==> fjord: inputs <==
==> flow/design.v <==
package cordic_pkg;
    localparam int XY_W = 16;
    localparam int ANGLE_W = 32;
    localparam int MAX_ITER = 32;  
    localparam logic signed [31:0] ANG_PI = 32'sh8000_0000;
    localparam logic signed [31:0] ANG_PI_2 = 32'sh4000_0000;
    localparam logic signed [15:0] KINV_Q15 = 16'sd19898;  
    localparam int KINV_SHIFT = 15;
    localparam real PI = 3.14159265358979323846;
    function automatic logic signed [MAX_ITER-1:0] atan_lut(input int unsigned idx);
        case (idx)
          0: atan_lut = 32'sh2000_0000;
          1: atan_lut = 32'sh12E4_051D;
          2: atan_lut = 32'sh09FB_385B;
          3: atan_lut = 32'sh0511_11D4;
          4: atan_lut = 32'sh028B_0D43;
          5: atan_lut = 32'sh0145_77E1;
          6: atan_lut = 32'sh00A2_EC1E;
          7: atan_lut = 32'sh0051_F155;
          8: atan_lut = 32'sh0028_F953;
          9: atan_lut = 32'sh0014_7E6E;
          10: atan_lut = 32'sh000A_7CC8;
          11: atan_lut = 32'sh0005_3E64;
          12: atan_lut = 32'sh0002_9F32;
          13: atan_lut = 32'sh0001_4F99;
          14: atan_lut = 32'sh0000_A7CC;
          15: atan_lut = 32'sh0000_53E6;
          default: atan_lut = 32'sd0;
        endcase
    endfunction
endpackage
module cordic_stage #(
    parameter int XYI = 19,
    parameter int ANGLE_W = 32,
    parameter int I = 0,
    parameter logic MODE = 1'b0  
)(
    input logic clk,
    input logic rst_n,
    input logic ce,
    input logic signed [XYI:0] x_in,
    input logic signed [XYI:0] y_in,
    input logic signed [ANGLE_W-1:0] z_in,
    output logic signed [XYI:0] x_out,
    output logic signed [XYI:0] y_out,
    output logic signed [ANGLE_W-1:0] z_out
);
    typedef enum logic {MODE_ROT = 1'b0, MODE_VEC = 1'b1} cordic_mode_e;
    logic signed [XYI:0] x_shr;
    logic signed [XYI:0] y_shr;
    logic signed [ANGLE_W-1:0] atan_i;
    logic dir;
    always_comb begin
        x_shr = x_in >>> I;
        y_shr = y_in >>> I;
        atan_i = $signed(cordic_pkg::atan_lut(I));
        dir = (MODE == MODE_ROT) ? z_in[ANGLE_W-1] : y_in[XYI];
    end
    always_ff @(posedge clk or negedge rst_n) begin
        if (!rst_n) begin
            x_out <= '0;
            y_out <= '0;
            z_out <= '0;
        end else if (ce) begin
            if (MODE == MODE_ROT) begin
                x_out <= dir ? (x_in + y_shr) : (x_in - y_shr);
                y_out <= dir ? (y_in - x_shr) : (y_in + x_shr);
                z_out <= dir ? (z_in + atan_i) : (z_in - atan_i);
            end else begin
                x_out <= dir ? (x_in - y_shr) : (x_in + y_shr);
                y_out <= dir ? (y_in + x_shr) : (y_in - x_shr);
                z_out <= dir ? (z_in - atan_i) : (z_in + atan_i);
            end
        end
      end
endmodule
module cordic_preproc #(
  parameter int XY_W = 16,
  parameter int XYI = 19,
  parameter int ANGLE_W = 32
)(
  input logic clk,
  input logic rst_n,
  input logic ce,
  input logic load,
  input logic signed [XY_W-1:0] x_in,
  input logic signed [XY_W-1:0] y_in,
  input logic [ANGLE_W-1:0] angle_in,
  output logic signed [XYI:0] x0,
  output logic signed [XYI:0] y0,
  output logic signed [ANGLE_W-1:0] z0
);
  logic signed [ANGLE_W-1:0] ang_s;
  logic [1:0] quadrant;
  logic signed [XYI:0] x_ext, y_ext;
  always_comb begin
    ang_s = $signed(angle_in);
    quadrant = ang_s[ANGLE_W-1 -: 2];
    x_ext = {{(XYI-XY_W+1){x_in[XY_W-1]}}, x_in};
    y_ext = {{(XYI-XY_W+1){y_in[XY_W-1]}}, y_in};
  end
  always_ff @(posedge clk or negedge rst_n) begin
    if (!rst_n) begin
      x0 <= '0;
      y0 <= '0;
      z0 <= '0;
    end else if (ce) begin
      if (load) begin
        unique case (quadrant)
          2'b00, 2'b11: begin
            x0 <= x_ext;
            y0 <= y_ext;
            z0 <= ang_s;
          end
          2'b01: begin
            x0 <= -y_ext;
            y0 <= x_ext;
            z0 <= ang_s - $signed(cordic_pkg::ANG_PI_2);
          end
          2'b10: begin
            x0 <= y_ext;
            y0 <= -x_ext;
            z0 <= ang_s + $signed(cordic_pkg::ANG_PI_2);
          end
        endcase
      end
    end
  end
endmodule
module cordic_rotator #(
    parameter int XY_W = 16,
    parameter int ANGLE_W = 32,
    parameter int ITER = 16,
    parameter int GUARD = 3,
    parameter int GAIN_COMP = 0
)(
    input logic clk,
    input logic rst_n,
    input logic in_valid,
    output logic in_ready,
    input logic signed [XY_W-1:0] x_start,
    input logic signed [XY_W-1:0] y_start,
    input logic signed [ANGLE_W-1:0] angle,
    output logic out_valid,
    input logic out_ready,
    output logic signed [XY_W-1:0] cosine,
    output logic signed [XY_W-1:0] sine
);
    logic stall;
    logic accept;
    assign stall = out_valid && !out_ready;
    assign in_ready = !stall;
    assign accept = in_valid && in_ready;
    logic [ITER:0] vld;
    always_ff @(posedge clk or negedge rst_n) begin
        if (!rst_n) begin
            vld <= '0;
        end else if (!stall) begin
            vld <= {vld[ITER-1:0], accept};
        end
    end
    assign out_valid = vld[ITER];
    localparam int XYI = XY_W + GUARD;
    logic signed [XYI:0] x0;
    logic signed [XYI:0] y0;
    logic signed [ANGLE_W-1:0] z0;
    cordic_preproc #(
        .XY_W(XY_W),
        .XYI(XYI),
        .ANGLE_W(ANGLE_W)
    ) u_preproc (
        .clk(clk),
        .rst_n(rst_n),
        .ce(!stall),
        .load(accept),
        .x_in(x_start),
        .y_in(y_start),
        .angle_in(angle),
        .x0(x0),
        .y0(y0),
        .z0(z0)
    );
    logic signed [XYI:0] x_pipe [0:ITER];
    logic signed [XYI:0] y_pipe [0:ITER];
    logic signed [ANGLE_W-1:0] z_pipe [0:ITER];
    assign x_pipe[0] = x0;
    assign y_pipe[0] = y0;
    assign z_pipe[0] = z0;
    genvar i;
    generate
        for (i = 0; i < ITER; i++) begin : STG
            cordic_stage #(
                .XYI(XYI),
                .ANGLE_W(ANGLE_W),
                .I(i),
                .MODE(1'b0) 
            ) u_stage (
                .clk(clk),
                .rst_n(rst_n),
                .ce(!stall),
                .x_in(x_pipe[i]),
                .y_in(y_pipe[i]),
                .z_in(z_pipe[i]),
                .x_out(x_pipe[i+1]),
                .y_out(y_pipe[i+1]),
                .z_out(z_pipe[i+1])
            );
         end
    endgenerate
    logic signed [XYI:0] cos_raw, sin_raw;
    assign cos_raw = x_pipe[ITER];
    assign sin_raw = y_pipe[ITER];
    localparam int MULT_W = (XYI+1) + 16;
    logic signed [MULT_W-1:0] cos_prod, sin_prod;
    logic signed [XYI:0] cos_sc, sin_sc;
    always_comb begin
        cos_prod = $signed(cos_raw) * $signed(cordic_pkg::KINV_Q15);
        sin_prod = $signed(sin_raw) * $signed(cordic_pkg::KINV_Q15);
        cos_sc = $signed(cos_prod >>> cordic_pkg::KINV_SHIFT);
        sin_sc = $signed(sin_prod >>> cordic_pkg::KINV_SHIFT);
    end
    logic signed [XYI:0] cos_sel, sin_sel;
    always_comb begin
      if (GAIN_COMP) begin
        cos_sel = cos_sc;
        sin_sel = sin_sc;
      end else begin
        cos_sel = cos_raw;
        sin_sel = sin_raw;
      end
    end
    assign cosine = cos_sel[XY_W-1:0];
    assign sine = sin_sel[XY_W-1:0];
endmodule
module cordic_rot_top (
    input logic clk,
    input logic rst_n,
    input logic in_valid,
    output logic in_ready,
    input logic signed [15:0] x_start,
    input logic signed [15:0] y_start,
    input logic signed [31:0] angle,
    output logic out_valid,
    input logic out_ready,
    output logic signed [15:0] cosine,
    output logic signed [15:0] sine
);
    cordic_rotator #(
        .XY_W(16),
        .ANGLE_W(32),
        .ITER(16),
        .GUARD(3),
        .GAIN_COMP(1)
    ) u_rot (
        .clk(clk),
        .rst_n(rst_n),
        .in_valid(in_valid),
        .in_ready(in_ready),
        .x_start(x_start),
        .y_start(y_start),
        .angle(angle),
        .out_valid(out_valid),
        .out_ready(out_ready),
        .cosine(cosine),
        .sine(sine)
    );
endmodule
==> flow/run.sh <==
#!/bin/bash
# the make line also repeats each setting of config.mk as NAME=value (left out here)
make -C /OpenROAD-flow-scripts/flow DESIGN_CONFIG=/design/flow/config.mk WORK_HOME=/design/flow/orfs CLKGATE_MAP_FILE= finish
==> flow/config.mk <==
export PLATFORM = sky130hd
export DESIGN_NAME = cordic_rot_top
export DESIGN_NICKNAME = cordic_rot_top
export VERILOG_FILES = /design/flow/design.v
export SDC_FILE = /design/flow/constraint.sdc
export NUM_CORES = 4
export LEC_CHECK = 0
export ABC_AREA = 1
export CAP_MARGIN = 15
export CORE_MARGIN = 2
export CORE_UTILIZATION = 72
export CTS_CLUSTER_DIAMETER = 154
export PLACE_DENSITY_LB_ADDON = 0.2
export SETUP_SLACK_MARGIN = -0.42
export SLEW_MARGIN = 20
export TNS_END_PERCENT = 5
==> flow/constraint.sdc <==
create_clock -name core_clock -period 5.94 [get_ports {clk}]
set_input_delay 1.1880 -clock core_clock [delete_from_list [all_inputs] [get_ports {clk}]]
set_output_delay 1.1880 -clock core_clock [all_outputs]
set_load 0.01 [all_outputs]
==> umber (differences from fjord) <==
ABC_AREA = not set   (was 1)
CAP_MARGIN = 20   (was 15)
CTS_CLUSTER_DIAMETER = 94   (was 154)
CTS_CLUSTER_SIZE = 23   (was not set)
PLACE_DENSITY_LB_ADDON = 0.27   (was 0.2)
SETUP_SLACK_MARGIN = 1.2   (was -0.42)
TNS_END_PERCENT = 50   (was 5)
==> flow/constraint.sdc (replaced) <==
create_clock -name core_clock -period 4.29 [get_ports {clk}]
set_input_delay 0.8580 -clock core_clock [delete_from_list [all_inputs] [get_ports {clk}]]
set_output_delay 0.8580 -clock core_clock [all_outputs]
set_load 0.01 [all_outputs]
==> amber (differences from fjord) <==
ABC_AREA = not set   (was 1)
CAP_MARGIN = 20   (was 15)
CORE_ASPECT_RATIO = 0.61   (was not set)
CORE_UTILIZATION = 40   (was 72)
CTS_CLUSTER_DIAMETER = not set   (was 154)
GPL_TIMING_DRIVEN = 0   (was not set)
MAX_ROUTING_LAYER = met4   (was not set)
PLACE_DENSITY_LB_ADDON = not set   (was 0.2)
SETUP_SLACK_MARGIN = not set   (was -0.42)
TNS_END_PERCENT = not set   (was 5)
==> flow/constraint.sdc (replaced) <==
create_clock -name core_clock -period 8.5 [get_ports {clk}]
set_input_delay 1.7000 -clock core_clock [delete_from_list [all_inputs] [get_ports {clk}]]
set_output_delay 1.7000 -clock core_clock [all_outputs]
set_load 0.01 [all_outputs]
==> impl_metrics.env <==
# yosys + openroad results
export IMPL_drt_first_iter_violations=15800
export IMPL_so_violations="setup timing"
export IMPL_layout_non_clock_buffers=490
export IMPL_yosysSeqAreaShare_pct=23.5
export IMPL_finish_cell_count_without_fillers=21500
export IMPL_status="failed layout checks"
export IMPL_post_cts_repair_setup_buffers=20
export IMPL_buffer_ports_inserted=101
export IMPL_clock_buffer_count=179
export IMPL_seqAreaFraction_pct=21.5
export IMPL_timing_critical_path_cells="buf_4 -> ha_1 -> buf_4 -> fa_1 -> ha_1 -> ha_1 -> inv_1 -> fa_1 -> inv_1 -> fa_1 -> ha_1 -> nand2_1 -> inv_1 -> nand3_1 -> o21ai_0 -> buf_4 -> nand2_1 -> nand2_2 -> nand3_1 -> nand2_1 -> xor2_1 -> buf_2"
export IMPL_hold_ws_ns=0.407
export IMPL_finalSetupTns_ns=-30.47
export IMPL_final_critical_path_setup_slack_ns=-1.09
export IMPL_finalSetupViolations=32
export IMPL_highest_signal_layer="met5"
That was fjord.
==> impl_metrics.env <==
# yosys + openroad results
export IMPL_status="failed layout checks"
export IMPL_so_violations="setup timing"
export IMPL_finalSetupViolations=32
export IMPL_final_critical_path_setup_slack_ns=-3.01
export IMPL_yosysSeqAreaShare_pct=27.7
export IMPL_clock_buffer_count=76
export IMPL_seqAreaFraction_pct=24.2
export IMPL_finalSetupTns_ns=-83.01
export IMPL_highest_signal_layer="met5"
export IMPL_post_cts_repair_setup_buffers=147
That was umber.
==> impl_metrics.env <==
# yosys + openroad results
export IMPL_finalSetupTns_ns=0
export IMPL_status="no timing/DRC/antenna violations"
export IMPL_clock_buffer_count=154
export IMPL_post_cts_repair_setup_buffers=28
export IMPL_drt_first_iter_violations=12500
export IMPL_hold_ws_ns=0.469
export IMPL_buffer_ports_inserted=100
export IMPL_seqAreaFraction_pct=24.9
export IMPL_yosysSeqAreaShare_pct=27.7
export IMPL_final_critical_path_setup_slack_ns=0.134
export IMPL_hpwl_reported_at_the_end_of_detailed_placement_mm=317
export IMPL_finalSetupViolations=0
export IMPL_placed_cells=16300
export IMPL_highest_signal_layer="met4"
export IMPL_layout_non_clock_buffers=569
export IMPL_timing_critical_path_cells="ha_1 -> xor2_1 -> ha_1 -> a21o_1 -> fa_1 -> fa_1 -> fa_1 -> inv_1 -> fa_1 -> inv_1 -> ha_1 -> a21o_1 -> a21o_1 -> a21oi_1 -> o21ai_1 -> inv_1 -> a21oi_4 -> o41ai_4 -> o211ai_1 -> buf_4 -> o21a_1 -> nor2_1 -> xnor2_1 -> clkdlybuf4s15_1"
export IMPL_comb_area_share_pct=61.6
That was amber.
